==> design/flow/design.v <==
`timescale 1ns / 1ps
module frequency_divider
    # ( parameter
        freq = 1000
    )
    (
        input  wire clk100MHz,  
        input  wire rst,        
        output reg  clk_div,    
        output wire tick        
    );
    localparam LOOP_COUNTER_AT = 100_000_000 / freq / 2 ;
    reg [clog2(LOOP_COUNTER_AT)-1:0] count;
    always @( posedge(clk100MHz) )
    begin
        if(rst)
        begin : counter_reset
            count   <= 0;
            clk_div <= 1'b0;
        end
        else
        begin : counter_operate
            if (count == (LOOP_COUNTER_AT - 1))
            begin : counter_loop
                count   <= 0;
                clk_div <= ~clk_div;
            end
            else
            begin : counter_increment
                count   <= count + 1;
                clk_div <= clk_div;
            end
        end
    end
    assign tick = (count == (LOOP_COUNTER_AT - 1)) && !clk_div;
    function integer clog2(input integer number);
        begin
            clog2 = 0;
            while (number)
            begin
                clog2  = clog2 + 1;
                number = number >> 1;
            end
        end
    endfunction
endmodule
`timescale 1ns / 1ps
module clock_managment_unit(
    input wire clk,
    input wire rst,
    output wire clk_100MHz,
    output wire clk_40MHz,
    output wire clk_1KHz,
    output wire tick_40MHz,   
    output wire tick_1KHz     
    );
    frequency_divider 
    #(
        .freq(1000000)   
    )    
    my_1K_divider(
        .clk100MHz(clk),
        .rst(rst),
        .clk_div(clk_1KHz),
        .tick(tick_1KHz)
    );
    frequency_divider 
    #(
        .freq(40000000)
    )    
    my_40M_divider(
        .clk100MHz(clk),
        .rst(rst),
        .clk_div(clk_40MHz),
        .tick(tick_40MHz)
    );
     assign clk_100MHz =clk;
endmodule
`timescale 1ns / 1ps
module sensor_handler(
    input wire clk,
    input wire rst,
    input wire [3:0] sensors,
    output reg [10:0] position
    );
reg [10:0] position_nxt;
always @(posedge clk) begin
    if(rst)
        position <= 0;
    else 
        position <= position_nxt;
end
always @(*) begin
    case(sensors)
    4'b1001:    position_nxt = 500;
    4'b0111:    position_nxt = 1000;
    4'b0011:    position_nxt = 750;
    4'b1110:    position_nxt = 1;
    4'b1100:    position_nxt = 250;
    4'b1011:    position_nxt = 625;
    4'b1101:    position_nxt = 375;
    4'b0001:    position_nxt = 666;
    4'b1000:    position_nxt = 333;
    default:    position_nxt = 1023;    
endcase
end
endmodule
`timescale 1ns / 1ps
module pid(
    input wire clk,
    input wire en,   
    input wire rst,
    input wire [10:0] position,
    input wire kp_sw, ki_sw, kd_sw,  
    output reg [10:0] pid_output
    );
reg signed [10:0] error, error_nxt, error_sum, error_sum_nxt, error_dif, error_dif_nxt, error_prev;
reg signed [12:0] p, p_nxt, i, i_nxt, d, d_nxt;
reg signed [10:0] output_loaded_nxt, output_buf, output_buf_nxt;
localparam  
    K_P      = 1,
    K_P_DEN  = 2,
    K_I      = 5,
    K_I_DEN  = 100,
    K_D      = 1,
    K_D_DEN  = 200,
    TIME_DIV = 100;
always @(posedge clk) begin
    if(rst) begin
        error         <= 0;
        error_sum     <= 0;
        error_dif     <= 0;
        error_prev    <= 0;
        p             <= 0;
        i             <= 0;
        d             <= 0;
        output_buf    <= 0;
        pid_output    <= 0;
    end
    else if(en) begin 
        error         <= error_nxt;
        error_sum     <= error_sum_nxt;
        error_dif     <= error_dif_nxt;
        error_prev    <= error;
        p             <= p_nxt;
        i             <= i_nxt;
        d             <= d_nxt;
        output_buf    <= output_buf_nxt;
        pid_output    <= output_loaded_nxt;
    end
end
always @(*) begin
    error_nxt = 500 - position;
    error_sum_nxt = (error == 0) ? 0 : (error_sum + error);
    error_dif_nxt = error - error_prev;
    p_nxt = kp_sw ? (K_P * error)/K_P_DEN : 0;
    i_nxt = ki_sw ? (K_I * error_sum)/(TIME_DIV * K_I_DEN) : 0;
    d_nxt = kd_sw ? (K_D * error_dif * TIME_DIV)/K_D_DEN : 0;
    output_buf_nxt = p + i + d + 500;
    if(output_buf < 0) output_loaded_nxt = 0;
    else if(output_buf > 1000) output_loaded_nxt = 0;
    else output_loaded_nxt = output_buf;
end
endmodule
`timescale 1ns / 1ps
module servo_handler(
    input  wire clk,
    input  wire en,   
    input  wire rst,
    input  wire [10:0] pid_output,
    output reg  [7:0] servo_l,
    output reg  [7:0] servo_r
    );
reg [7:0] servo_l_nxt;
reg [7:0] servo_r_nxt;
reg [3:0] state,state_nxt;
reg [20:0] counter,counter_nxt;
reg [10:0] pid_buf;
localparam        
    idle              = 3'b000,
    turn_left         = 3'b001,
    turn_right        = 3'b010,
    stop              = 3'b111,
    servo_l_on        = 8'd157,
    servo_r_on        = 8'd137,
    servo_off         = 1'd0;
always @(posedge clk) begin
    if(rst) begin
        servo_l <=0;
        servo_r <=0;
        state   <=0;
        counter <=0;
        pid_buf <=0;
    end
    else if(en) begin
        servo_l <= servo_l_nxt;
        servo_r <= servo_r_nxt;
        state   <= state_nxt;
        counter <= counter_nxt;
        pid_buf <= pid_output;
    end
end
always @(*) begin
    servo_l_nxt = 0;
    servo_r_nxt = 0;
    counter_nxt = 0;
    case (state)
        idle: begin 
            counter_nxt=0;          
            if(pid_buf == 239) begin
                state_nxt =stop;
            end
            else if(pid_buf > 500) begin
                state_nxt=turn_left;
            end  
            else if(pid_buf < 500) begin
                state_nxt=turn_right;
            end
            else begin
                state_nxt=idle;
                servo_l_nxt = servo_l_on;
                servo_r_nxt = servo_r_on; 
            end    
        end      
        turn_right: begin
            counter_nxt=counter+1;
            servo_l_nxt = servo_l_on;
            servo_r_nxt =servo_off;
            if(counter >= pid_buf)
                state_nxt=idle;
            else
                state_nxt=turn_right;
        end
        turn_left: begin
            counter_nxt=counter+1;
            servo_l_nxt = servo_off;
            servo_r_nxt =servo_r_on;
            if(pid_buf < 500 || counter >= pid_buf - 500)
                state_nxt=idle;
            else
                state_nxt=turn_left;
        end
        stop: begin
            servo_l_nxt = servo_off;
            servo_r_nxt =servo_off;
            if(pid_buf == 239)
                state_nxt =stop;
            else 
                state_nxt=idle;
        end     
        default: state_nxt=idle;        
    endcase    
end
endmodule
`timescale 1ns / 1ps
module servo_to_PWM(
   input wire clk,
   input wire rst,
   input wire [7:0] servo_L,
   input wire [7:0] servo_R,
   output reg PWM_L,
   output reg PWM_R
   );
reg PWM_L_nxt;
reg PWM_R_nxt;
reg [19:0] counter,counter_nxt;
reg [20:0] servo_l_mul,servo_r_mul;
reg [7:0] servo_L_buf, servo_R_buf;
always@ (posedge clk) begin
   if(rst) begin
      counter <=0;
      PWM_L   <=0;
      PWM_R   <=0;
   end
   else begin
      counter <=counter_nxt;
      PWM_L   <=PWM_L_nxt;
      PWM_R   <=PWM_R_nxt;
   end
end 
always @* begin
   servo_l_mul =servo_L *1000;
   servo_r_mul =servo_R *1000;
   counter_nxt = counter+1;
   if(counter > 1000000) begin
      counter_nxt=0;
   end
   if(counter > servo_l_mul) begin
      PWM_L_nxt=0;
   end
   else begin
      PWM_L_nxt =1;
   end
   if(counter >servo_r_mul) begin
      PWM_R_nxt=0;
   end
   else begin
      PWM_R_nxt =1;
   end
end 
endmodule
`timescale 1ns / 1ps
module main(
    input wire clk,
    input wire rst,
    input wire [3:0] sensor,
    input wire [2:0] sw,
    output wire [1:0] servo
    );
wire [7:0] Servo_R;
wire [7:0] Servo_L;
wire clk_40MHz;
wire clk_1KHz;
wire clk_100MHz;
wire tick_40MHz;
wire tick_1KHz;
wire [10:0] pid_output, position;
servo_handler my_servo (
    .clk(clk_100MHz),
    .en(tick_1KHz),
    .rst(rst),
    .servo_l(Servo_L),
    .servo_r(Servo_R),
    .pid_output(pid_output)
);       
servo_to_PWM my_PWM(
    .clk(clk_100MHz),
    .rst(rst),
    .servo_L(Servo_L),
    .servo_R(Servo_R),
    .PWM_L(servo[0]),
    .PWM_R(servo[1])
);
clock_managment_unit my_clk(
.clk(clk),
.rst(rst),
.clk_100MHz(clk_100MHz),
.clk_40MHz(clk_40MHz),
.clk_1KHz(clk_1KHz),
.tick_40MHz(tick_40MHz),
.tick_1KHz(tick_1KHz)
);
pid my_pid(
    .kp_sw(sw[0]),
    .ki_sw(sw[1]),
    .kd_sw(sw[2]),
    .clk(clk_100MHz),
    .en(tick_40MHz),
    .rst(rst),
    .position(position),
    .pid_output(pid_output)
);
sensor_handler my_sensors(
    .clk(clk_100MHz),
    .rst(rst),
    .sensors(sensor),
    .position(position)
);
endmodule
==> design/flow/run.sh <==
#!/bin/bash
# the make line also repeats each setting of config.mk as NAME=value (left out here)
make -C /OpenROAD-flow-scripts/flow DESIGN_CONFIG=/design/flow/config.mk WORK_HOME=/design/flow/orfs CLKGATE_MAP_FILE= finish
==> design/flow/config.mk <==
export PLATFORM = sky130hd
export DESIGN_NAME = main
export DESIGN_NICKNAME = main
export VERILOG_FILES = /design/flow/design.v
export SDC_FILE = /design/flow/constraint.sdc
export NUM_CORES = 4
export LEC_CHECK = 0
export CAP_MARGIN = 20
export CORE_MARGIN = 2
export CORE_UTILIZATION = 23
export SLEW_MARGIN = 20
==> design/flow/constraint.sdc <==
create_clock -name core_clock -period 15.1 [get_ports {clk}]
set_input_delay 3.0200 -clock core_clock [delete_from_list [all_inputs] [get_ports {clk}]]
set_output_delay 3.0200 -clock core_clock [all_outputs]
set_load 0.01 [all_outputs]
==> impl_metrics.toml, run 1 <==
# yosys + openroad results
[status]
outcome = "finished clean"

[synthesis]
yosys.area_share.simple_pct = 21.8
netlist.top_cell.by_instances = "nand2_1"
synthesis.yosys.warnings = 6
ys.flops = 176
synth.top_cells.by_count = "nand2_1, nor2_1, dfxtp_1"
xor_share_pct = 9.25
enable_flop_cells = 0
netlist_instances = 2101
synth.yosys.num_cells = 2101
mappedNetlistNets = 2290
post_synth_main_logic_family = "AND-OR/OR-AND gates"
synth_area_sq_mm = 0.0166
ys_chip_area_sq_mm = 0.0166
netlist_top_cells_area = "dfxtp_1, ha_1, xnor2_1"
synth.lib_cells_used.distinct = 122
ys_sh_mux_pct = 1.85
seq_area_frac_synth_pct = 21.3
async_reset_ff_share_pct = 0
ys_flop_type = "dfxtp_1"
postSynthAreaPerCell_sq_um = 7.88
yosys.area.top_type_share_pct = 21.3
synth.largest_area_cell = "dfxtp_1"
synthAdderAreaFrac_pct = 14.7
ys_sh_aoi_pct = 26.6

[grt]
first_global_vias = 14100
pin_count_of_the_biggest_net_entering_global_routing = 68
grt_pass1_wl_mm = 70.7
grt_antenna_before_repair = 1
grt_remaining_overflow = 0
global_route.usage.total_pct = 11.2

[setup_path]
worst-path-buf-inv = 2
timing.rr.end = "my_pid.d[10]"
slowest_delay_ps = 620
worst_setup_path_endpoint = "my_pid.d[10]"
crit_type = "reg2reg"
reg2reg_from = "my_pid.error_dif[2]"
worst-r2r-setup-slack_ps = 1080
cp-startpoint = "my_pid.error_dif[2]"
worstSetupEndpointType = "flip-flop"
crit_path_start_kind = "flip-flop"
worstPathMaxFanout = 12
critical_path.top_delay_family = "AND-OR/OR-AND gates"
timing.critical_path.required_ps = 15420
critical_path_depth = 47
critical_path_arrival_ps = 14340
cpMostUsedCell = "ha_1"
slowest_stage = "or4_1"
rr_worst_depth = 47

[finish]
final.fill_count = 7852
layout-area-overhead-vs-synth_pct = 10.6
layout.cells.non_filler = 3029
final-comb-area_sq_mm = 0.0124
final-seq-area_sq_mm = 0.00352
nNetsFinal = 2255

[clock_network]
cts.root.buffer_cell = "clkbuf_16"
clk_transition_reported_paths_ps = 70
cts_buffers = 17
htree_levels = 4
cts-root-to-sink-buffers = 2
clock-sinks = 176
tritoncts = "yes"
clkLatencyLatePin_ps = 450

[placed_design]
dpl.hpwl_mm = 31.4
gp_congestion = 0.879
port_buffers = 10
numPlacedInstances = 2997
pre_cts_slack_ps = 879

[hold_path]
hold_path_depth = 2
min_path_type = "reg2reg"
source_of_the_worst_hold_timing_path = "my_pid.error_prev[9]"
min_delay_worst_endpoint = "my_pid.error_prev[9]"

[timing]
setup_viol = 0
count_of_pins_over_their_slew_limit = 0
hold_violation_total_from_the_final_report = 0
fin_ws_ps = 1080
finalClockPeriodUsage_pct = 92.8
actual_transition_at_the_worst_max_transition_pin_ps = 1010
max_clock_freq_mhz = 71.3
final_period_minus_worst_setup_slack_ps = 14020
setup-tns-final_ps = 0
timing.max_slew.rel_slack_pct = 32.7
skew_ps = 16.9
unrepaired_setup_endpoints_after_global_routing = "no"

[drt]
detail-route-antenna-nets = 0
remaining_drc_errors = 0
post_drt_via_cell_ratio = 4.96
drt-wirelength-per-cell_um = 13.8
detail_route.antenna_diodes = 0
num_vias = 15000
drt-initial-drc-count = 980
overall_routed_net_length_mm = 41.8
drtPass1Iterations = 5

[floorplanning]
area_of_the_chip_sq_mm = 0.0742
num_io_pins = 11
row_count = 98
chipWidth_um = 272
fp.dieH_um = 272
design.core.area_sq_mm = 0.0714
floorplan.initialDensity_pct = 23.2

[flow_run]
tool_warnings = 43
cap_viol_max_count = 0
==> through the flow <==
step | hold slack (ps) | util [%] | cell area, sq um
2_1_floorplan | 432 | - | 16600
5_1_grt | 475 | 25.7 | 18300
6_report | 455 | 25.7 | 18300
3_3_place_gp | 442 | 24.7 | 17600
3_5_place_dp | 446 | 24.7 | 17600
4_1_cts | 456 | 25.6 | 18200
==> cell type report <==
| cell class | instances | share of cell area [%] |
|---|---|---|
| clock inverters | 14 | 0.950 |
| inverters | 105 | 2.15 |
| clock buffers | 18 | 2.40 |
| flip-flops and latches | 176 | 19.3 |
| multi-input cells | 1741 | 67.6 |
| well taps | 950 | 6.49 |
| repair buffers | 25 | 1.15 |
==> routing by layer <==
metal / part of all wire (%) / track usage, % / vias to the layer above
li1: - / - / 7594
met1: 49 / 15.1 / 7027
met2: 45 / 18.4 / 329
met3: 3.9 / 1.53 / 63
met4: 2.4 / 3.70 / 2
met5: 0.031 / 0 / -
==> repair_timing <==
action                                  in CTS  in global routing
hold buffers                                 0                  0
endpoints found under the setup margin       0                 10
resized                                      0                 13
buffers inserted                             0                  0
==> run 2, diff against run 1 <==
- ABC_AREA: unset -> 0
- CAP_MARGIN: 20 -> 35
- CELL_PAD_IN_SITES_DETAIL_PLACEMENT: unset -> 2
- CORE_ASPECT_RATIO: unset -> 0.6
- CORE_UTILIZATION: 23 -> 67
- CTS_CLUSTER_DIAMETER: unset -> 349
- CTS_CLUSTER_SIZE: unset -> 78
- GPL_TIMING_DRIVEN: unset -> 0
- HOLD_SLACK_MARGIN: unset -> -0.0
- MAX_ROUTING_LAYER: unset -> met4
- MIN_ROUTING_LAYER: unset -> met2
- PLACE_DENSITY_LB_ADDON: unset -> 0.27
- SETUP_SLACK_MARGIN: unset -> 2.74
- SLEW_MARGIN: 20 -> 35
- TNS_END_PERCENT: unset -> 35
- clock period: 15.1 -> 10.6 ns (I/O delays scaled with it)
==> impl_metrics.toml, run 2 <==
# implementation run metrics
[status]
outcome = "did not finish"
stop_stage = "detailed placement"
tool.error = "[ERROR DPL-0033] detailed placement checks failed during check placement."

[placed_design]
port_buffers = 8
gp_congestion = 1.07

[synthesis]
netlist_top_cells_area = "dfxtp_1, ha_1, xnor2_1"
synth.largest_area_cell = "dfxtp_1"
mappedNetlistNets = 2290
synth_area_sq_mm = 0.0166
ys.flops = 176
postSynthAreaPerCell_sq_um = 7.88
ys_sh_aoi_pct = 26.6
yosys.area.top_type_share_pct = 21.3
yosys.area_share.simple_pct = 21.8
synth.top_cells.by_count = "nand2_1, nor2_1, dfxtp_1"
seq_area_frac_synth_pct = 21.3
ys_sh_mux_pct = 1.85
xor_share_pct = 9.25
enable_flop_cells = 0
ys_flop_type = "dfxtp_1"
ys_chip_area_sq_mm = 0.0166
synth.lib_cells_used.distinct = 122
async_reset_ff_share_pct = 0
synthesis.yosys.warnings = 6
synthAdderAreaFrac_pct = 14.7
post_synth_main_logic_family = "AND-OR/OR-AND gates"
synth.yosys.num_cells = 2101
netlist_instances = 2101
netlist.top_cell.by_instances = "nand2_1"

[floorplanning]
floorplan.initialDensity_pct = 68.4
area_of_the_chip_sq_mm = 0.0260
chipWidth_um = 207
row_count = 44
fp.dieH_um = 126
design.core.area_sq_mm = 0.0242
num_io_pins = 11
## run 2: metrics by stage
stage | instance area (sq um) | setup TNS, ps | hold slack (ps) | worst slack, ps
after global placement | 17300 | -37820 | 442 | -3580
after floorplan | 16800 | -8920 | 432 | -906
==> run 3, diff against run 2 <==
- ABC_AREA: 0 -> unset
- CAP_MARGIN: 35 -> 5
- CELL_PAD_IN_SITES_DETAIL_PLACEMENT: 2 -> unset
- CORE_ASPECT_RATIO: 0.6 -> 0.96
- CORE_UTILIZATION: 67 -> 72
- CTS_CLUSTER_DIAMETER: 349 -> 244
- CTS_CLUSTER_SIZE: 78 -> 72
- GPL_TIMING_DRIVEN: 0 -> unset
- HOLD_SLACK_MARGIN: -0.0 -> 0.29
- MAX_ROUTING_LAYER: met4 -> met5
- MIN_ROUTING_LAYER: met2 -> unset
- PLACE_DENSITY_LB_ADDON: 0.27 -> 0.03
- SETUP_SLACK_MARGIN: 2.74 -> 3.24
- SLEW_MARGIN: 35 -> 20
- TNS_END_PERCENT: 35 -> 55
- clock period: 10.6 -> 11.1 ns (I/O delays scaled with it)
==> impl_metrics.toml, run 3 <==
# implementation run metrics
[clock_network]
cts-root-to-sink-buffers = 2
htree_levels = 4
clock-sinks = 176
cts.root.buffer_cell = "clkbuf_16"
cts_buffers = 17

[synthesis]
netlist_instances = 2101
synthesis.yosys.warnings = 6
netlist_top_cells_area = "dfxtp_1, ha_1, xnor2_1"
async_reset_ff_share_pct = 0
synth.lib_cells_used.distinct = 122
seq_area_frac_synth_pct = 21.3
synthAdderAreaFrac_pct = 14.7
yosys.area.top_type_share_pct = 21.3
netlist.top_cell.by_instances = "nand2_1"
synth.yosys.num_cells = 2101
synth.largest_area_cell = "dfxtp_1"
ys.flops = 176
xor_share_pct = 9.25
ys_flop_type = "dfxtp_1"
ys_sh_aoi_pct = 26.6
yosys.area_share.simple_pct = 21.8
postSynthAreaPerCell_sq_um = 7.88
ys_sh_mux_pct = 1.85
mappedNetlistNets = 2290
enable_flop_cells = 0
post_synth_main_logic_family = "AND-OR/OR-AND gates"
synth_area_sq_mm = 0.0166
synth.top_cells.by_count = "nand2_1, nor2_1, dfxtp_1"
ys_chip_area_sq_mm = 0.0166

[status]
stop_stage = "global routing"
outcome = "did not finish"
tool.error = "[ERROR GRT-0232] Routing congestion too high. Check the congestion heatmap in the GUI."

[floorplanning]
chipWidth_um = 159
fp.dieH_um = 153
area_of_the_chip_sq_mm = 0.0242
design.core.area_sq_mm = 0.0226
floorplan.initialDensity_pct = 73.2
row_count = 54
num_io_pins = 11

[grt]
global_route.usage.total_pct = 118
grt_remaining_overflow = 4893

[placed_design]
port_buffers = 10
dpl.hpwl_mm = 36.9
placedInstanceArea_sq_mm = 0.0197
gp_congestion = 0.947
## run 3: through the flow
step | setup TNS [ps] | setup slack, ps | utilization (%) | cells
2_1_floorplan | -3480 | -406 | - | 2101
3_3_place_gp | -5130 | -587 | 87.1 | 2707
3_5_place_dp | -9680 | -1000 | 87.1 | 2707
4_1_cts | -4250 | -472 | 94.2 | 2780
## run 3: routing by layer
metal	overflow	GRT usage [%]
met3	29	77.2
met1	37	93.9
met4	703	126
met2	4122	185
met5	2	27.1
## run 3: timing repair
| action | CTS |
|---|---|
| endpoints found under the setup margin | 11 |
| endpoints found under the hold margin | 0 |
| cloned | 0 |
| gates resized | 127 |
| hold buffers | 0 |
| buffers inserted | 41 |
| pin swaps | 92 |
==> run 4, diff against run 3 <==
- ABC_AREA: unset -> 1
- CAP_MARGIN: 5 -> 20
- CORE_ASPECT_RATIO: 0.96 -> 0.5
- CTS_CLUSTER_DIAMETER: 244 -> 254
- CTS_CLUSTER_SIZE: 72 -> 98
- HOLD_SLACK_MARGIN: 0.29 -> unset
- MAX_ROUTING_LAYER: met5 -> unset
- PLACE_DENSITY: unset -> 0.36
- PLACE_DENSITY_LB_ADDON: 0.03 -> unset
- SETUP_SLACK_MARGIN: 3.24 -> 2.14
- TNS_END_PERCENT: 55 -> 10
- clock period: 11.1 -> 7.94 ns (I/O delays scaled with it)
==> impl_metrics.toml, run 4 <==
# yosys + openroad results
[setup_path]
crit_path_start_kind = "flip-flop"
critical_path_arrival_ps = 11710
worst-r2r-setup-slack_ps = -3380
timing.critical_path.required_ps = 8340
reg2reg_from = "my_pid.error_dif[2]"
worst-path-buf-inv = 15
cpMostUsedCell = "nand2_1"
critical_path.top_delay_family = "simple AND/OR/NAND/NOR gates"
critical_path_depth = 86
timing.rr.end = "my_pid.d[8]"
worst_setup_path_endpoint = "my_pid.d[8]"
slowest_delay_ps = 470
slowest_stage = "fa_1"
worstSetupEndpointType = "flip-flop"
worstPathMaxFanout = 11
crit_type = "reg2reg"
cp-startpoint = "my_pid.error_dif[2]"
rr_worst_depth = 86

[grt]
global_route.usage.total_pct = 38.3
grt_pass1_wl_mm = 74.9
pin_count_of_the_biggest_net_entering_global_routing = 87
first_global_vias = 16400
grt_remaining_overflow = 0
grt_antenna_before_repair = 0

[placed_design]
gp_congestion = 0.943
dpl.hpwl_mm = 32.8
placedInstanceArea_sq_mm = 0.0185
port_buffers = 10

[status]
layout.failed_checks = "negative setup slack"
outcome = "complete, but fails checks"

[timing]
timing.max_slew.rel_slack_pct = 32.2
max_clock_freq_mhz = 88.4
setup_viol = 11
fin_ws_ps = -3380
skew_ps = 12.2
hold_violation_total_from_the_final_report = 0
unrepaired_setup_endpoints_after_global_routing = "yes"
actual_transition_at_the_worst_max_transition_pin_ps = 1020
final_period_minus_worst_setup_slack_ps = 11320
finalClockPeriodUsage_pct = 143
count_of_pins_over_their_slew_limit = 0

[clock_network]
clkLatencyLatePin_ps = 450
htree_levels = 4
tritoncts = "yes"
cts_buffers = 17
cts_hold_buffers = 0
cts-root-to-sink-buffers = 2
clk_transition_reported_paths_ps = 70
clock-sinks = 176
cts.root.buffer_cell = "clkbuf_16"

[hold_path]
hold_path_depth = 2
min_delay_worst_endpoint = "my_clk.my_1K_divider.clk_div"
min_path_type = "reg2reg"
source_of_the_worst_hold_timing_path = "my_clk.my_1K_divider.clk_div"

[synthesis]
synthAdderAreaFrac_pct = 15.0
ys_flop_type = "dfxtp_1"
netlist.top_cell.by_instances = "nand2_1"
postSynthAreaPerCell_sq_um = 6.60
seq_area_frac_synth_pct = 21.8
ys_sh_mux_pct = 0
async_reset_ff_share_pct = 0
post_synth_main_logic_family = "simple AND/OR/NAND/NOR gates"
synth.largest_area_cell = "dfxtp_1"
xor_share_pct = 5.21
synthesis.yosys.warnings = 6
synth.yosys.num_cells = 2444
yosys.area.top_type_share_pct = 21.8
netlist_instances = 2444
ys.flops = 176
yosys.area_share.simple_pct = 34.2
enable_flop_cells = 0
synth.top_cells.by_count = "nand2_1, inv_1, nor2_1"
synth.lib_cells_used.distinct = 67
ys_sh_aoi_pct = 13.0
mappedNetlistNets = 2633
synth_area_sq_mm = 0.0161
ys_chip_area_sq_mm = 0.0161
netlist_top_cells_area = "dfxtp_1, nand2_1, ha_1"

[flow_run]
cap_viol_max_count = 0
tool_warnings = 48

[finish]
nNetsFinal = 2916
layout-area-overhead-vs-synth_pct = 22.9
postLayoutCellArea_sq_mm = 0.0198
final.fill_count = 1078

[floorplanning]
design.core.area_sq_mm = 0.0218
chipWidth_um = 216
floorplan.initialDensity_pct = 73.9
area_of_the_chip_sq_mm = 0.0237
fp.dieH_um = 110
row_count = 38
num_io_pins = 11

[drt]
drt-wirelength-per-cell_um = 16.0
detail-route-antenna-nets = 0
num_vias = 17900
wl_met1_mm = 19.4
drtPass1Iterations = 8
overall_routed_net_length_mm = 48.6
met2WireLength_mm = 23.2
drt-initial-drc-count = 1828
topRoutingLayerUsed = "met4"
post_drt_via_cell_ratio = 5.90
remaining_drc_errors = 0
detail_route.antenna_diodes = 0
met3WireLength_mm = 4.01
run 4: routing by layer:
layer  GRT usage, %  vias up
li1               -     8571
met1           46.6     8121
met5              0        -
met4           16.3        0
met2           68.6      982
met3           5.89      245
run 4: area by class of cell:
type                       instances  area, sq um  share of cell area, %
tap                              300          375                   1.89
timing repair buffer             314         2400                   12.1
clock inverter                     9         85.1                  0.429
clock buffer                      22          464                   2.34
inverter                         379         1430                   7.20
sequential                       176         3530                   17.8
multi-input combinational       1839        11500                   58.2
run 4: what timing repair did:
| action | CTS | global route |
|---|---|---|
| pin swaps | 18 | 54 |
| setup endpoints to repair | 11 | 11 |
| resized | 34 | 110 |
| buffers inserted | 7 | 16 |
| gates cloned | 3 | 0 |
run 4: stage by stage:
step / hold WS, ps / util (%) / setup slack, ps / setup TNS, ps / instances
2_1_floorplan: 429 / - / -2520 / -22190 / 2444
3_3_place_gp: 446 / 84.7 / -2900 / -26740 / 2980
3_5_place_dp: 457 / 84.7 / -3400 / -32710 / 2980
4_1_cts: 469 / 88.2 / -2960 / -28890 / 3021
5_1_grt: 497 / 90.8 / -4050 / -39470 / 3039
6_report: 466 / 90.8 / -3380 / -32330 / 3039
==> run 5, diff against run 4 <==
- CORE_ASPECT_RATIO: 0.5 -> unset
- CTS_CLUSTER_DIAMETER: 254 -> unset
- CTS_CLUSTER_SIZE: 98 -> 81
- HOLD_SLACK_MARGIN: unset -> 0.28
- PLACE_DENSITY: 0.36 -> unset
- PLACE_DENSITY_LB_ADDON: unset -> 0.03
- SETUP_SLACK_MARGIN: 2.14 -> -0.6
- TNS_END_PERCENT: 10 -> 5
- clock period: 7.94 -> 10.1 ns (I/O delays scaled with it)
==> impl_metrics.toml, run 5 <==
# yosys + openroad results
[floorplanning]
design.core.area_sq_mm = 0.0219
row_count = 54
floorplan.initialDensity_pct = 73.7
fp.dieH_um = 154
chipWidth_um = 154
num_io_pins = 11
area_of_the_chip_sq_mm = 0.0236

[placed_design]
gp_congestion = 0.932
dpl.hpwl_mm = 32.6
port_buffers = 10
pre_cts_slack_ps = -1100

[timing]
count_of_pins_over_their_slew_limit = 0
final_period_minus_worst_setup_slack_ps = 11090
finalClockPeriodUsage_pct = 110
skew_ps = 14.8
timing.max_slew.rel_slack_pct = 30.6
unrepaired_setup_endpoints_after_global_routing = "yes"
hold_violation_total_from_the_final_report = 0
max_clock_freq_mhz = 90.2
actual_transition_at_the_worst_max_transition_pin_ps = 1040
setup-tns-final_ps = -6430
setup_viol = 11
fin_ws_ps = -987

[hold_path]
source_of_the_worst_hold_timing_path = "my_pid.pid_output[3]"
min_path_type = "reg2reg"
min_delay_worst_endpoint = "my_servo.pid_buf[3]"
hold_path_depth = 2

[setup_path]
worst-r2r-setup-slack_ps = -990
critical_path.top_delay_family = "simple AND/OR/NAND/NOR gates"
timing.critical_path.required_ps = 10470
rr_worst_depth = 87
critical_path_depth = 87
worstPathMaxFanout = 16
critical_path_arrival_ps = 11460
worst-path-buf-inv = 11
crit_path_start_kind = "flip-flop"
worstSetupEndpointType = "flip-flop"
worst_setup_path_endpoint = "my_pid.d[8]"
cpMostUsedCell = "nand2_1"
crit_type = "reg2reg"
timing.rr.end = "my_pid.d[8]"
reg2reg_from = "my_pid.error_dif[1]"
slowest_delay_ps = 470
slowest_stage = "fa_1"
cp-startpoint = "my_pid.error_dif[1]"

[synthesis]
ys_sh_mux_pct = 0
enable_flop_cells = 0
ys_sh_aoi_pct = 13.0
synthesis.yosys.warnings = 6
seq_area_frac_synth_pct = 21.8
netlist_top_cells_area = "dfxtp_1, nand2_1, ha_1"
yosys.area.top_type_share_pct = 21.8
ys.flops = 176
netlist_instances = 2444
ys_flop_type = "dfxtp_1"
mappedNetlistNets = 2633
synth.lib_cells_used.distinct = 67
netlist.top_cell.by_instances = "nand2_1"
postSynthAreaPerCell_sq_um = 6.60
synth.top_cells.by_count = "nand2_1, inv_1, nor2_1"
ys_chip_area_sq_mm = 0.0161
synth_area_sq_mm = 0.0161
async_reset_ff_share_pct = 0
yosys.area_share.simple_pct = 34.2
synthAdderAreaFrac_pct = 15.0
synth.largest_area_cell = "dfxtp_1"
post_synth_main_logic_family = "simple AND/OR/NAND/NOR gates"
xor_share_pct = 5.21
synth.yosys.num_cells = 2444

[finish]
nNetsFinal = 2880
layout-area-overhead-vs-synth_pct = 18.2
fin_util_pct = 87.1

[grt]
pin_count_of_the_biggest_net_entering_global_routing = 91
global_route.usage.total_pct = 36.5
first_global_vias = 16700
grt_remaining_overflow = 0
grt_pass1_wl_mm = 73.7
grt_antenna_before_repair = 0

[drt]
detail-route-antenna-nets = 0
drt-wirelength-per-cell_um = 14.5
post_drt_via_cell_ratio = 5.75
drt-initial-drc-count = 1381
overall_routed_net_length_mm = 43.3
num_vias = 17200
drtPass1Iterations = 8
remaining_drc_errors = 0
detail_route.antenna_diodes = 0

[clock_network]
clk_transition_reported_paths_ps = 80
clkLatencyLatePin_ps = 440
tritoncts = "yes"
cts-root-to-sink-buffers = 2
cts.root.buffer_cell = "clkbuf_16"
cts_hold_buffers = 0
clock-sinks = 176
cts_buffers = 17
htree_levels = 4

[status]
layout.failed_checks = "negative setup slack"
outcome = "complete, but fails checks"

[flow_run]
tool_warnings = 45
cap_viol_max_count = 0
## run 5: per-layer routing
layer / routed length, um / track usage [%] / share of wire [%] / vias up
met4: 1860 / 16.1 / 4.3 / 0
met2: 21500 / 66.3 / 50 / 644
met3: 2450 / 5.52 / 5.6 / 176
li1: - / - / - / 8462
met5: 0 / 0 / 0 / -
met1: 17500 / 42.6 / 40 / 7877
## run 5: layout make-up
class | instances | area (sq um)
Multi-Input combinational cell | 1838 | 11000
Sequential cell | 176 | 3520
Fill cell | 1294 | 2830
Inverter | 379 | 1420
Clock buffer | 19 | 443
Timing Repair Buffer | 279 | 2140
Tap cell | 280 | 350
Clock inverter | 13 | 136
## run 5: repair_timing
item,CTS,global route
buffers inserted,1,0
cloned,1,1
resized,15,11
endpoints found under the setup margin,8,11
pin swaps,4,5
## run 5: stage by stage
step | std cells | area [sq um] | hold WS, ps
floorplan | 2444 | 16100 | 429
global placement | 2949 | 18300 | 436
detailed placement | 2949 | 18300 | 444
CTS | 2983 | 19000 | 461
global route | 2984 | 19100 | 490
finish | 2984 | 19100 | 459
==> run 6, diff against run 5 <==
- ABC_AREA: 1 -> unset
- CELL_PAD_IN_SITES_DETAIL_PLACEMENT: unset -> 0
- CELL_PAD_IN_SITES_GLOBAL_PLACEMENT: unset -> 2
- CORE_UTILIZATION: 72 -> 54
- CTS_CLUSTER_SIZE: 81 -> unset
- GPL_ROUTABILITY_DRIVEN: unset -> 0
- GPL_TIMING_DRIVEN: unset -> 1
- HOLD_SLACK_MARGIN: 0.28 -> unset
- MAX_ROUTING_LAYER: unset -> met5
- PLACE_DENSITY_LB_ADDON: 0.03 -> 0.24
- SETUP_SLACK_MARGIN: -0.6 -> 2.84
- TNS_END_PERCENT: 5 -> unset
- clock period: 10.1 -> 10.6 ns (I/O delays scaled with it)
==> impl_metrics.toml, run 6 <==
# implementation run metrics
[status]
outcome = "did not finish"
tool.error = "[ERROR FLW-0024] Place density exceeds 1.0 (current PLACE_DENSITY_LB_ADDON =  0.24). Please check if the value of  PLACE_DENSITY_LB_ADDON is between 0 and 0.99."
stop_stage = "global placement without I/O"

[synthesis]
ys_flop_type = "dfxtp_1"
netlist.top_cell.by_instances = "nand2_1"
synth.yosys.num_cells = 2101
seq_area_frac_synth_pct = 21.3
ys_chip_area_sq_mm = 0.0166
ys.flops = 176
synthAdderAreaFrac_pct = 14.7
synthesis.yosys.warnings = 6
ys_sh_mux_pct = 1.85
yosys.area_share.simple_pct = 21.8
yosys.area.top_type_share_pct = 21.3
enable_flop_cells = 0
async_reset_ff_share_pct = 0
synth_area_sq_mm = 0.0166
netlist_instances = 2101
synth.lib_cells_used.distinct = 122
ys_sh_aoi_pct = 26.6
post_synth_main_logic_family = "AND-OR/OR-AND gates"
netlist_top_cells_area = "dfxtp_1, ha_1, xnor2_1"
synth.largest_area_cell = "dfxtp_1"
postSynthAreaPerCell_sq_um = 7.88
synth.top_cells.by_count = "nand2_1, nor2_1, dfxtp_1"
mappedNetlistNets = 2290
xor_share_pct = 9.25

[floorplanning]
fp.dieH_um = 179
design.core.area_sq_mm = 0.0304
chipWidth_um = 179
row_count = 64
floorplan.initialDensity_pct = 54.4
area_of_the_chip_sq_mm = 0.0321
==> run 7, diff against run 6 <==
- ABC_AREA: unset -> 1
- CELL_PAD_IN_SITES_DETAIL_PLACEMENT: 0 -> unset
- CELL_PAD_IN_SITES_GLOBAL_PLACEMENT: 2 -> unset
- CORE_UTILIZATION: 54 -> 72
- CTS_CLUSTER_SIZE: unset -> 79
- GPL_ROUTABILITY_DRIVEN: 0 -> unset
- GPL_TIMING_DRIVEN: 1 -> unset
- MAX_ROUTING_LAYER: met5 -> unset
- PLACE_DENSITY_LB_ADDON: 0.24 -> 0.04
- SETUP_SLACK_MARGIN: 2.84 -> 2.89
- TNS_END_PERCENT: unset -> 70
- clock period: 10.6 -> 9.85 ns (I/O delays scaled with it)
==> impl_metrics.toml, run 7 <==
# implementation run metrics
[status]
outcome = "did not finish"
stop_stage = "global routing"
tool.error = "[ERROR DPL-0038] Utilization greater than 100%, impossible to legalize"

[synthesis]
synth.lib_cells_used.distinct = 67
synth_area_sq_mm = 0.0161
mappedNetlistNets = 2633
ys_sh_mux_pct = 0
enable_flop_cells = 0
netlist_top_cells_area = "dfxtp_1, nand2_1, ha_1"
postSynthAreaPerCell_sq_um = 6.60
synthAdderAreaFrac_pct = 15.0
synthesis.yosys.warnings = 6
yosys.area.top_type_share_pct = 21.8
ys_sh_aoi_pct = 13.0
async_reset_ff_share_pct = 0
yosys.area_share.simple_pct = 34.2
ys.flops = 176
ys_flop_type = "dfxtp_1"
ys_chip_area_sq_mm = 0.0161
synth.largest_area_cell = "dfxtp_1"
netlist.top_cell.by_instances = "nand2_1"
netlist_instances = 2444
seq_area_frac_synth_pct = 21.8
post_synth_main_logic_family = "simple AND/OR/NAND/NOR gates"
synth.yosys.num_cells = 2444
xor_share_pct = 5.21
synth.top_cells.by_count = "nand2_1, inv_1, nor2_1"

[floorplanning]
area_of_the_chip_sq_mm = 0.0236
fp.dieH_um = 154
floorplan.initialDensity_pct = 73.7
row_count = 54
chipWidth_um = 154
design.core.area_sq_mm = 0.0219
num_io_pins = 11

[clock_network]
clock-sinks = 176
htree_levels = 4
cts_hold_buffers = 0
cts_buffers = 17
cts.root.buffer_cell = "clkbuf_16"
cts-root-to-sink-buffers = 2

[placed_design]
gp_congestion = 0.937
dpl.hpwl_mm = 33.8
placedInstanceArea_sq_mm = 0.0186
port_buffers = 10
[run 7: stage by stage]
step	worst slack [ps]	util, %	std cells	hold WS, ps
after floorplan	-492	-	2444	429
after global placement	-707	85.0	2952	443
after detailed placement	-1220	85.0	2952	453
after CTS	-621	93.8	3053	467
[run 7: timing repair]
item | 4_1_cts
hold endpoints to repair | 0
gates resized | 193
setup endpoints to repair | 11
setup buffers | 59
pin swaps | 80
gates cloned | 10
==> run 8, diff against run 7 <==
- ABC_AREA: 1 -> unset
- CORE_UTILIZATION: 72 -> 11
- CTS_CLUSTER_SIZE: 79 -> unset
- PLACE_DENSITY_LB_ADDON: 0.04 -> unset
- SETUP_SLACK_MARGIN: 2.89 -> unset
- TNS_END_PERCENT: 70 -> unset
- clock period: 9.85 -> 17.5 ns (I/O delays scaled with it)
==> impl_metrics.toml, run 8 <==
# yosys + openroad results
[drt]
num_vias = 15100
detail_route.antenna_diodes = 0
remaining_drc_errors = 0
drt-wirelength-per-cell_um = 10.4
drt-initial-drc-count = 859
detail-route-antenna-nets = 0
overall_routed_net_length_mm = 42.3
drtPass1Iterations = 6
post_drt_via_cell_ratio = 3.68

[floorplanning]
floorplan.initialDensity_pct = 11.1
fp.dieH_um = 392
design.core.area_sq_mm = 0.150
row_count = 142
area_of_the_chip_sq_mm = 0.154
num_io_pins = 11
chipWidth_um = 392

[setup_path]
worst-path-buf-inv = 0
crit_type = "reg2reg"
cpMostUsedCell = "nor2_1"
timing.critical_path.required_ps = 17800
critical_path_depth = 45
reg2reg_from = "my_pid.error_dif[10]"
critical_path_arrival_ps = 15450
rr_worst_depth = 45
crit_path_start_kind = "flip-flop"
cp-startpoint = "my_pid.error_dif[10]"
slowest_delay_ps = 760
worstSetupEndpointType = "flip-flop"
worst_setup_path_endpoint = "my_pid.d[10]"
worstPathMaxFanout = 28
timing.rr.end = "my_pid.d[10]"
slowest_stage = "a22oi_1"
critical_path.top_delay_family = "AND-OR/OR-AND gates"
worst-r2r-setup-slack_ps = 2350

[timing]
unrepaired_setup_endpoints_after_global_routing = "no"
finalClockPeriodUsage_pct = 86.6
hold_violation_total_from_the_final_report = 0
skew_ps = 16.2
timing.max_slew.rel_slack_pct = 28.5
actual_transition_at_the_worst_max_transition_pin_ps = 1070
setup-tns-final_ps = 0
max_clock_freq_mhz = 66.0
count_of_pins_over_their_slew_limit = 0
final_period_minus_worst_setup_slack_ps = 15150
setup_viol = 0

[synthesis]
netlist.top_cell.by_instances = "nand2_1"
yosys.area.top_type_share_pct = 21.3
post_synth_main_logic_family = "AND-OR/OR-AND gates"
synth.lib_cells_used.distinct = 122
yosys.area_share.simple_pct = 21.8
netlist_top_cells_area = "dfxtp_1, ha_1, xnor2_1"
mappedNetlistNets = 2290
ys_sh_mux_pct = 1.85
netlist_instances = 2101
synthAdderAreaFrac_pct = 14.7
ys_flop_type = "dfxtp_1"
synth.yosys.num_cells = 2101
ys_chip_area_sq_mm = 0.0166
ys.flops = 176
synth.top_cells.by_count = "nand2_1, nor2_1, dfxtp_1"
synth_area_sq_mm = 0.0166
seq_area_frac_synth_pct = 21.3
ys_sh_aoi_pct = 26.6
synth.largest_area_cell = "dfxtp_1"
xor_share_pct = 9.25
enable_flop_cells = 0
synthesis.yosys.warnings = 6
async_reset_ff_share_pct = 0
postSynthAreaPerCell_sq_um = 7.88

[finish]
nNetsFinal = 2250
final.fill_count = 17300
layout-area-overhead-vs-synth_pct = 17.9
fin_util_pct = 13.1

[clock_network]
tritoncts = "yes"
cts_hold_buffers = 0
postCtsResizedCells = 0
post_cts.repair.setup_buffers = 0
clock-sinks = 176
clk_transition_reported_paths_ps = 80
clkLatencyLatePin_ps = 440
cts_buffers = 17
cts.root.buffer_cell = "clkbuf_16"
cts-root-to-sink-buffers = 2
htree_levels = 4

[status]
outcome = "finished clean"

[placed_design]
gp_congestion = 0.810
dpl.hpwl_mm = 32.1
port_buffers = 10

[hold_path]
source_of_the_worst_hold_timing_path = "my_pid.p[0]"
min_path_type = "reg2reg"
min_delay_worst_endpoint = "my_pid.p[0]"
hold_path_depth = 2

[grt]
pin_count_of_the_biggest_net_entering_global_routing = 76
first_global_vias = 14200
grt_pass1_wl_mm = 71.6
grt_antenna_before_repair = 2
grt_remaining_overflow = 0
global_route.usage.total_pct = 5.43

[flow_run]
cap_viol_max_count = 0
tool_warnings = 43
## run 8: layer usage
metal  global-route usage (%)  vias up  wire [um]
met5                        0        -         21
met4                    0.930        4        399
met3                    0.866       35       1510
met2                     8.88      296      19300
met1                     7.53     7145      21100
li1                         -     7589          -
## run 8: layout make-up
class                   instances  area [sq um]  share of cell area [%]
inverters                     105           394                    2.02
multi-input cells            1741         12300                    63.0
flip-flops and latches        176          3520                    18.0
repair buffers                 20           173                   0.884
clock buffers                  19           443                    2.27
clock inverters                13           161                   0.827
well taps                    2016          2520                    12.9
## run 8: metrics by stage
step	setup WS (ps)	std cells	cell area [sq um]	hold WS, ps
floorplan	5470	2101	16600	432
global placement	2790	4058	18900	439
detailed placement	2540	4058	18900	448
CTS	2500	4090	19500	457
global route	1150	4090	19500	472
finish	2350	4090	19500	454
==> run 9, diff against run 8 <==
- ABC_AREA: unset -> 1
- CAP_MARGIN: 20 -> 0
- CORE_ASPECT_RATIO: unset -> 0.93
- CORE_UTILIZATION: 11 -> 72
- CTS_CLUSTER_DIAMETER: unset -> 130
- HOLD_SLACK_MARGIN: unset -> -0.0
- MAX_ROUTING_LAYER: unset -> met5
- PLACE_DENSITY_LB_ADDON: unset -> 0.01
- SETUP_SLACK_MARGIN: unset -> -0.51
- TNS_END_PERCENT: unset -> 55
- clock period: 17.5 -> 10.7 ns (I/O delays scaled with it)
==> impl_metrics.toml, run 9 <==
# yosys + openroad results
[synthesis]
synth_area_sq_mm = 0.0161
xor_share_pct = 5.21
ys_chip_area_sq_mm = 0.0161
synth.largest_area_cell = "dfxtp_1"
synth.yosys.num_cells = 2444
ys_sh_aoi_pct = 13.0
postSynthAreaPerCell_sq_um = 6.60
enable_flop_cells = 0
yosys.area_share.simple_pct = 34.2
seq_area_frac_synth_pct = 21.8
synth.top_cells.by_count = "nand2_1, inv_1, nor2_1"
mappedNetlistNets = 2633
synthAdderAreaFrac_pct = 15.0
yosys.area.top_type_share_pct = 21.8
post_synth_main_logic_family = "simple AND/OR/NAND/NOR gates"
async_reset_ff_share_pct = 0
ys.flops = 176
synthesis.yosys.warnings = 6
synth.lib_cells_used.distinct = 67
netlist_top_cells_area = "dfxtp_1, nand2_1, ha_1"
ys_flop_type = "dfxtp_1"
netlist.top_cell.by_instances = "nand2_1"
netlist_instances = 2444
ys_sh_mux_pct = 0

[floorplanning]
chipWidth_um = 159
fp.dieH_um = 148
design.core.area_sq_mm = 0.0219
floorplan.initialDensity_pct = 73.8
area_of_the_chip_sq_mm = 0.0236
num_io_pins = 11
row_count = 52

[setup_path]
crit_path_start_kind = "flip-flop"
crit_type = "reg2reg"
slowest_delay_ps = 640
cpMostUsedCell = "nand2_1"
timing.rr.end = "my_pid.d[8]"
slowest_stage = "dfxtp_1"
rr_worst_depth = 90
reg2reg_from = "my_pid.error_dif[3]"
worst_setup_path_endpoint = "my_pid.d[8]"
critical_path_arrival_ps = 13530
cp-startpoint = "my_pid.error_dif[3]"
timing.critical_path.required_ps = 11100
critical_path.top_delay_family = "simple AND/OR/NAND/NOR gates"
worst-r2r-setup-slack_ps = -2420
critical_path_depth = 90
worstPathMaxFanout = 11
worstSetupEndpointType = "flip-flop"
worst-path-buf-inv = 15

[timing]
max_clock_freq_mhz = 76.2
skew_ps = 22.8
final_period_minus_worst_setup_slack_ps = 13120
unrepaired_setup_endpoints_after_global_routing = "yes"
actual_transition_at_the_worst_max_transition_pin_ps = 1140
setup_viol = 11
count_of_pins_over_their_slew_limit = 0
setup-tns-final_ps = -20920
fin_ws_ps = -2420
hold_violation_total_from_the_final_report = 0
finalClockPeriodUsage_pct = 123
timing.max_slew.rel_slack_pct = 23.9

[drt]
detail_route.antenna_diodes = 0
overall_routed_net_length_mm = 65.3
post_drt_via_cell_ratio = 6.78
drt-initial-drc-count = 3668
drt-wirelength-per-cell_um = 21.5
detail-route-antenna-nets = 0
num_vias = 20500
drtPass1Iterations = 22
remaining_drc_errors = 0

[finish]
nNetsFinal = 2907
final.fill_count = 815
layout-area-overhead-vs-synth_pct = 25.8

[grt]
grt_busiest_layer = "met2"
globalRouteMet3Util_pct = 5.88
grt_use_met1_pct = 44.0
grt_remaining_overflow = 0
pin_count_of_the_biggest_net_entering_global_routing = 83
grt_antenna_before_repair = 1
gr-usage-met2_pct = 70.4
global_route.usage.total_pct = 38.7
grt_pass1_wl_mm = 76.9
first_global_vias = 17300

[hold_path]
min_delay_worst_endpoint = "my_servo.pid_buf[5]"
min_path_type = "reg2reg"
source_of_the_worst_hold_timing_path = "my_pid.pid_output[5]"
hold_path_depth = 2

[clock_network]
htree_levels = 4
cts-root-to-sink-buffers = 2
clkLatencyLatePin_ps = 460
cts_buffers = 17
clk_transition_reported_paths_ps = 80
cts.root.buffer_cell = "clkbuf_16"
clock-sinks = 176
tritoncts = "yes"

[flow_run]
tool_warnings = 46
cap_viol_max_count = 0

[placed_design]
port_buffers = 10
dpl.hpwl_mm = 33.0
gp_congestion = 0.937
pre_cts_slack_ps = -887

[status]
outcome = "complete, but fails checks"
layout.failed_checks = "negative setup slack"
==> run 9: layout make-up <==
cell class              count  area (sq um)  share of cell area [%]
multi-input cells        1843         12000                    59.2
flip-flops and latches    176          3530                    17.4
repair buffers            301          2350                    11.6
inverters                 379          1440                    7.10
clock buffers              19           443                    2.18
well taps                 297           372                    1.83
clock inverters            13           145                   0.715
==> run 9: timing repair <==
item / 4_1_cts / 5_1_grt
buffers inserted: 5 / 37
gates cloned: 3 / 4
pin swaps: 14 / 122
hold endpoints to repair: 0 / 0
setup endpoints to repair: 4 / 11
hold buffers: 0 / 0
resized: 20 / 246
==> run 9: per-stage QoR <==
stage	cells	cell area [sq um]	hold slack, ps	util, %
after detailed placement	2948	18200	440	83.2
after global placement	2948	18200	436	83.2
after CTS	2988	18900	463	86.5
final	3028	20300	468	92.8
after global routing	3028	20300	490	92.8
after floorplan	2444	16100	429	-
==> run 9: per-layer routing <==
layer / part of all wire [%] / up-vias
li1: - / 8535
met1: 32 / 9047
met4: 11 / 2
met5: 0.035 / -
met2: 44 / 2063
met3: 13 / 897
==> run 10, diff against run 9 <==
- CORE_ASPECT_RATIO: 0.93 -> 0.92
- PLACE_DENSITY_LB_ADDON: 0.01 -> 0.03
- SETUP_SLACK_MARGIN: -0.51 -> 3.19
- clock period: 10.7 -> 12.0 ns (I/O delays scaled with it)
==> impl_metrics.toml, run 10 <==
# implementation run metrics
[status]
outcome = "did not finish"
stop_stage = "global routing"
tool.error = "[ERROR GRT-0232] Routing congestion too high. Check the congestion heatmap in the GUI."

[synthesis]
seq_area_frac_synth_pct = 21.8
xor_share_pct = 5.21
yosys.area_share.simple_pct = 34.2
synth.yosys.num_cells = 2444
mappedNetlistNets = 2633
ys_chip_area_sq_mm = 0.0161
postSynthAreaPerCell_sq_um = 6.60
synth_area_sq_mm = 0.0161
netlist.top_cell.by_instances = "nand2_1"
async_reset_ff_share_pct = 0
post_synth_main_logic_family = "simple AND/OR/NAND/NOR gates"
ys_sh_mux_pct = 0
ys.flops = 176
enable_flop_cells = 0
synthesis.yosys.warnings = 6
netlist_instances = 2444
ys_sh_aoi_pct = 13.0
netlist_top_cells_area = "dfxtp_1, nand2_1, ha_1"
synthAdderAreaFrac_pct = 15.0
synth.top_cells.by_count = "nand2_1, inv_1, nor2_1"
synth.largest_area_cell = "dfxtp_1"
yosys.area.top_type_share_pct = 21.8
synth.lib_cells_used.distinct = 67
ys_flop_type = "dfxtp_1"

[floorplanning]
num_io_pins = 11
fp.dieH_um = 148
chipWidth_um = 160
floorplan.initialDensity_pct = 73.3
area_of_the_chip_sq_mm = 0.0236
design.core.area_sq_mm = 0.0220
row_count = 52

[placed_design]
dpl.hpwl_mm = 29.4
numPlacedInstances = 2707
placedInstanceArea_sq_mm = 0.0166
gp_congestion = 0.931
pre_cts_slack_ps = -226
port_buffers = 10

[clock_network]
htree_levels = 4
cts.root.buffer_cell = "clkbuf_16"
clock-sinks = 176
cts-root-to-sink-buffers = 2
cts_buffers = 17

[grt]
grt_remaining_overflow = 64
global_route.usage.total_pct = 67.6
run 10: layer usage:
metal,overflow,GRT usage [%]
met1,3,65.5
met2,28,92.5
met3,0,43.6
met4,33,72.2
met5,0,9.30
run 10: what timing repair did:
action | CTS
gates cloned | 12
resized | 177
hold buffers | 0
setup endpoints to repair | 11
pin swaps | 125
buffers inserted | 98
==> run 11, diff against run 10 <==
- CAP_MARGIN: 0 -> 40
- CORE_ASPECT_RATIO: 0.92 -> unset
- CORE_MARGIN: 2 -> 7
- CORE_UTILIZATION: 72 -> 61
- CTS_CLUSTER_DIAMETER: 130 -> 95
- CTS_CLUSTER_SIZE: unset -> 46
- GPL_ROUTABILITY_DRIVEN: unset -> 0
- HOLD_SLACK_MARGIN: -0.0 -> unset
- MAX_ROUTING_LAYER: met5 -> unset
- PLACE_DENSITY_LB_ADDON: 0.03 -> 0.24
- SETUP_SLACK_MARGIN: 3.19 -> 2.57
- SLEW_MARGIN: 20 -> 15
- TNS_END_PERCENT: 55 -> unset
- clock period: 12.0 -> 14.0 ns (I/O delays scaled with it)
==> impl_metrics.toml, run 11 <==
# yosys + openroad results
[status]
outcome = "finished clean"

[timing]
finalClockPeriodUsage_pct = 83.3
count_of_pins_over_their_slew_limit = 0
hold_violation_total_from_the_final_report = 0
timing.max_slew.rel_slack_pct = 39.2
unrepaired_setup_endpoints_after_global_routing = "yes"
max_clock_freq_mhz = 85.7
setup_viol = 0
skew_ps = 18.6
setup-tns-final_ps = 0
final_period_minus_worst_setup_slack_ps = 11660
actual_transition_at_the_worst_max_transition_pin_ps = 909
fin_hold_ws_ps = 462

[finish]
layout-area-overhead-vs-synth_pct = 16.8
fin_util_pct = 72.5
nNetsFinal = 2702
final.fill_count = 1986

[setup_path]
worst-r2r-setup-slack_ps = 2340
slowest_stage = "fa_1"
slowest_delay_ps = 570
critical_path_arrival_ps = 11970
critical_path.top_delay_family = "simple AND/OR/NAND/NOR gates"
crit_type = "reg2reg"
cp-startpoint = "my_pid.error_dif[2]"
critical_path_depth = 82
worst-path-buf-inv = 10
reg2reg_from = "my_pid.error_dif[2]"
timing.rr.end = "my_pid.d[10]"
timing.critical_path.required_ps = 14310
worstPathMaxFanout = 10
rr_worst_depth = 82
cpMostUsedCell = "nand2_2"
worst_setup_path_endpoint = "my_pid.d[10]"
worstSetupEndpointType = "flip-flop"
crit_path_start_kind = "flip-flop"

[grt]
grt_use_met1_pct = 28.2
first_global_vias = 14900
grt_pass1_wl_mm = 65.3
pin_count_of_the_biggest_net_entering_global_routing = 90
globalRouteMet3Util_pct = 3.14
grt_antenna_before_repair = 0
grt_remaining_overflow = 0
global_route.usage.total_pct = 24.3
gr-usage-met2_pct = 44.8
grt_busiest_layer = "met2"

[synthesis]
yosys.area_share.simple_pct = 34.2
synthesis.yosys.warnings = 6
synthAdderAreaFrac_pct = 15.0
synth_area_sq_mm = 0.0161
netlist_instances = 2444
synth.lib_cells_used.distinct = 67
netlist_top_cells_area = "dfxtp_1, nand2_1, ha_1"
postSynthAreaPerCell_sq_um = 6.60
async_reset_ff_share_pct = 0
post_synth_main_logic_family = "simple AND/OR/NAND/NOR gates"
netlist.top_cell.by_instances = "nand2_1"
enable_flop_cells = 0
synth.largest_area_cell = "dfxtp_1"
yosys.area.top_type_share_pct = 21.8
ys_chip_area_sq_mm = 0.0161
seq_area_frac_synth_pct = 21.8
synth.top_cells.by_count = "nand2_1, inv_1, nor2_1"
synth.yosys.num_cells = 2444
ys_sh_mux_pct = 0
mappedNetlistNets = 2633
ys_flop_type = "dfxtp_1"
ys.flops = 176
xor_share_pct = 5.21
ys_sh_aoi_pct = 13.0

[clock_network]
htree_levels = 4
clk_transition_reported_paths_ps = 70
cts_hold_buffers = 0
clock-sinks = 176
cts_buffers = 17
cts.root.buffer_cell = "clkbuf_16"
tritoncts = "yes"
cts-root-to-sink-buffers = 2
clkLatencyLatePin_ps = 440

[floorplanning]
fp.dieH_um = 177
design.core.area_sq_mm = 0.0260
floorplan.initialDensity_pct = 62.1
chipWidth_um = 177
num_io_pins = 11
area_of_the_chip_sq_mm = 0.0312
row_count = 59

[hold_path]
min_path_type = "reg2reg"
min_delay_worst_endpoint = "my_pid.pid_output[7]"
hold_path_depth = 2
source_of_the_worst_hold_timing_path = "my_pid.output_buf[7]"

[drt]
drt-wirelength-per-cell_um = 15.0
drt-initial-drc-count = 1383
remaining_drc_errors = 0
detail-route-antenna-nets = 0
post_drt_via_cell_ratio = 5.79
num_vias = 16600
drtPass1Iterations = 8
detail_route.antenna_diodes = 0
overall_routed_net_length_mm = 43.0

[flow_run]
cap_viol_max_count = 0
tool_warnings = 44

[placed_design]
port_buffers = 10
dpl.hpwl_mm = 29.0
## run 11: what timing repair did
action / in CTS / in global routing
gates resized: 70 / 204
hold endpoints to repair: 0 / 0
pin swaps: 36 / 90
buffers inserted: 25 / 46
setup endpoints to repair: 11 / 11
gates cloned: 5 / 7
## run 11: layer usage
metal,vias up,wire length [um]
met3,195,2460
met2,678,21200
met1,7551,17400
met4,0,1930
li1,8129,-
met5,-,0
## run 11: metrics by stage
step,instance area (sq um),setup WS (ps),instances
after floorplan,16100,3190,2444
after global placement,16400,1620,2742
after detailed placement,16400,1050,2744
after CTS,17500,2580,2805
after global routing,18800,1630,2860
final,18800,2340,2860
## run 11: layout make-up
| cell class | instances | area [sq um] | area share (%) |
|---|---|---|---|
| clock buffers | 19 | 453 | 2.40 |
| repair buffers | 91 | 759 | 4.03 |
| multi-input cells | 1848 | 12100 | 64.2 |
| flip-flops and latches | 176 | 3540 | 18.8 |
| well taps | 335 | 419 | 2.22 |
| clock inverters | 12 | 124 | 0.658 |
| inverters | 379 | 1440 | 7.66 |
==> run 12, diff against run 11 <==
- CAP_MARGIN: 40 -> 20
- CORE_MARGIN: 7 -> 2
- CORE_UTILIZATION: 61 -> 72
- CTS_CLUSTER_DIAMETER: 95 -> unset
- CTS_CLUSTER_SIZE: 46 -> 81
- GPL_ROUTABILITY_DRIVEN: 0 -> unset
- PLACE_DENSITY_LB_ADDON: 0.24 -> 0.03
- SETUP_SLACK_MARGIN: 2.57 -> 2.78
- SLEW_MARGIN: 15 -> 20
- clock period: 14.0 -> 10.7 ns (I/O delays scaled with it)
==> impl_metrics.toml, run 12 <==
# implementation run metrics
[placed_design]
gp_congestion = 0.935
numPlacedInstances = 2779
dpl.hpwl_mm = 30.7
port_buffers = 10

[status]
stop_stage = "global routing"
outcome = "did not finish"

[clock_network]
cts_buffers = 17
cts_hold_buffers = 0
cts-root-to-sink-buffers = 2
cts.root.buffer_cell = "clkbuf_16"
htree_levels = 4
clock-sinks = 176

[floorplanning]
floorplan.initialDensity_pct = 73.7
fp.dieH_um = 154
design.core.area_sq_mm = 0.0219
area_of_the_chip_sq_mm = 0.0236
row_count = 54
chipWidth_um = 154
num_io_pins = 11

[synthesis]
synth.lib_cells_used.distinct = 67
xor_share_pct = 5.21
synthesis.yosys.warnings = 6
yosys.area.top_type_share_pct = 21.8
post_synth_main_logic_family = "simple AND/OR/NAND/NOR gates"
ys_sh_mux_pct = 0
ys.flops = 176
enable_flop_cells = 0
postSynthAreaPerCell_sq_um = 6.60
yosys.area_share.simple_pct = 34.2
netlist_top_cells_area = "dfxtp_1, nand2_1, ha_1"
synthAdderAreaFrac_pct = 15.0
ys_chip_area_sq_mm = 0.0161
synth.largest_area_cell = "dfxtp_1"
synth.top_cells.by_count = "nand2_1, inv_1, nor2_1"
netlist.top_cell.by_instances = "nand2_1"
netlist_instances = 2444
synth.yosys.num_cells = 2444
async_reset_ff_share_pct = 0
mappedNetlistNets = 2633
synth_area_sq_mm = 0.0161
ys_flop_type = "dfxtp_1"
seq_area_frac_synth_pct = 21.8
ys_sh_aoi_pct = 13.0
[run 12: through the flow]
stage | setup WS [ps] | hold slack, ps | utilization (%) | cell area [sq um]
floorplan | 358 | 429 | - | 16400
global placement | -192 | 442 | 79.0 | 17300
detailed placement | -631 | 457 | 79.0 | 17300
CTS | 132 | 469 | 89.1 | 19500
[run 12: timing repair]
| action | CTS |
|---|---|
| gates cloned | 8 |
| pin swaps | 108 |
| endpoints found under the setup margin | 11 |
| resized | 210 |
| buffers inserted | 84 |
==> run 13, diff against run 12 <==
- CTS_CLUSTER_DIAMETER: unset -> 313
- CTS_CLUSTER_SIZE: 81 -> 99
- PLACE_DENSITY_LB_ADDON: 0.03 -> unset
- SETUP_SLACK_MARGIN: 2.78 -> 3.54
- TNS_END_PERCENT: unset -> 5
- clock period: 10.7 -> 12.7 ns (I/O delays scaled with it)
==> impl_metrics.toml, run 13 <==
# yosys + openroad results
[synthesis]
synth.yosys.num_cells = 2444
xor_share_pct = 5.21
ys_chip_area_sq_mm = 0.0161
synthesis.yosys.warnings = 6
post_synth_main_logic_family = "simple AND/OR/NAND/NOR gates"
netlist.top_cell.by_instances = "nand2_1"
synth.lib_cells_used.distinct = 67
yosys.area.top_type_share_pct = 21.8
synth_area_sq_mm = 0.0161
netlist_top_cells_area = "dfxtp_1, nand2_1, ha_1"
ys.flops = 176
synth.largest_area_cell = "dfxtp_1"
async_reset_ff_share_pct = 0
synth.top_cells.by_count = "nand2_1, inv_1, nor2_1"
postSynthAreaPerCell_sq_um = 6.60
enable_flop_cells = 0
ys_sh_mux_pct = 0
ys_flop_type = "dfxtp_1"
netlist_instances = 2444
ys_sh_aoi_pct = 13.0
seq_area_frac_synth_pct = 21.8
synthAdderAreaFrac_pct = 15.0
yosys.area_share.simple_pct = 34.2
mappedNetlistNets = 2633

[drt]
remaining_drc_errors = 0
drt-wirelength-per-cell_um = 19.9
detail_route.antenna_diodes = 0
overall_routed_net_length_mm = 57.2
drt-initial-drc-count = 2602
post_drt_via_cell_ratio = 6.52
num_vias = 18700
drtPass1Iterations = 13
detail-route-antenna-nets = 0

[setup_path]
critical_path_depth = 83
cpMostUsedCell = "nand2_1"
crit_type = "reg2reg"
crit_path_start_kind = "flip-flop"
cp-startpoint = "my_pid.error_dif[6]"
worstPathMaxFanout = 9
critical_path_arrival_ps = 13190
critical_path.top_delay_family = "simple AND/OR/NAND/NOR gates"
worstSetupEndpointType = "flip-flop"
rr_worst_depth = 83
worst-r2r-setup-slack_ps = -90
worst_setup_path_endpoint = "my_pid.d[8]"
timing.rr.end = "my_pid.d[8]"
worst-path-buf-inv = 14
slowest_stage = "xor2_1"
slowest_delay_ps = 610
timing.critical_path.required_ps = 13100
reg2reg_from = "my_pid.error_dif[6]"

[floorplanning]
num_io_pins = 11
area_of_the_chip_sq_mm = 0.0236
floorplan.initialDensity_pct = 73.7
design.core.area_sq_mm = 0.0219
chipWidth_um = 154
fp.dieH_um = 154
row_count = 54

[clock_network]
clk_transition_reported_paths_ps = 80
clkLatencyLatePin_ps = 450
clock-sinks = 176
tritoncts = "yes"
cts_buffers = 17
cts.root.buffer_cell = "clkbuf_16"
htree_levels = 4
cts-root-to-sink-buffers = 2

[grt]
grt_remaining_overflow = 0
first_global_vias = 16500
grt_pass1_wl_mm = 75.5
pin_count_of_the_biggest_net_entering_global_routing = 89
grt_antenna_before_repair = 1
global_route.usage.total_pct = 38.0

[status]
layout.failed_checks = "negative setup slack"
outcome = "complete, but fails checks"

[timing]
setup_viol = 2
actual_transition_at_the_worst_max_transition_pin_ps = 1070
unrepaired_setup_endpoints_after_global_routing = "yes"
count_of_pins_over_their_slew_limit = 0
hold_violation_total_from_the_final_report = 0
skew_ps = 14.2
finalClockPeriodUsage_pct = 101
timing.max_slew.rel_slack_pct = 28.9
max_clock_freq_mhz = 78.2
final_period_minus_worst_setup_slack_ps = 12790
fin_ws_ps = -91.2

[finish]
final.fill_count = 1055
layout-area-overhead-vs-synth_pct = 21.9
layout.cells.non_filler = 2867
postLayoutCellArea_sq_mm = 0.0197
nNetsFinal = 2763

[placed_design]
dpl.hpwl_mm = 30.1
port_buffers = 10
placedInstanceArea_sq_mm = 0.0164
numPlacedInstances = 2688
gp_congestion = 0.934

[flow_run]
cap_viol_max_count = 0
tool_warnings = 48

[hold_path]
hold_path_depth = 2
min_delay_worst_endpoint = "my_servo.pid_buf[1]"
min_path_type = "reg2reg"
source_of_the_worst_hold_timing_path = "my_pid.pid_output[1]"
[run 13: final cells by class]
type	instances	area (sq um)	area share, %
multi-input combinational	1846	12400	63.3
sequential	176	3550	18.1
inverter	379	1440	7.34
timing repair buffer	154	1240	6.31
clock buffer	17	425	2.16
tap	280	350	1.78
clock inverter	15	203	1.03
[run 13: per-stage QoR]
step	utilization (%)	TNS [ps]	hold slack, ps	worst slack [ps]
6_report	89.8	-153	467	-91.2
4_1_cts	84.5	0	466	1790
3_5_place_dp	75.0	0	449	110
5_1_grt	89.8	-2510	489	-716
3_3_place_gp	75.0	0	438	597
2_1_floorplan	-	0	429	2240
[run 13: per-layer routing]
layer  global-route usage (%)  wire length (um)  vias to the layer above
li1                         -                 -                     8255
met1                     44.8             19500                     8394
met2                     66.4             26100                     1441
met3                     6.96              6260                      594
met4                     18.3              5250                        2
met5                        0                15                        -
[run 13: repair_timing]
action | 4_1_cts | 5_1_grt
setup buffers | 72 | 64
gates cloned | 9 | 2
endpoints found under the hold margin | 0 | 0
hold buffers | 0 | 0
pin swaps | 82 | 127
endpoints found under the setup margin | 11 | 11
gates resized | 179 | 154
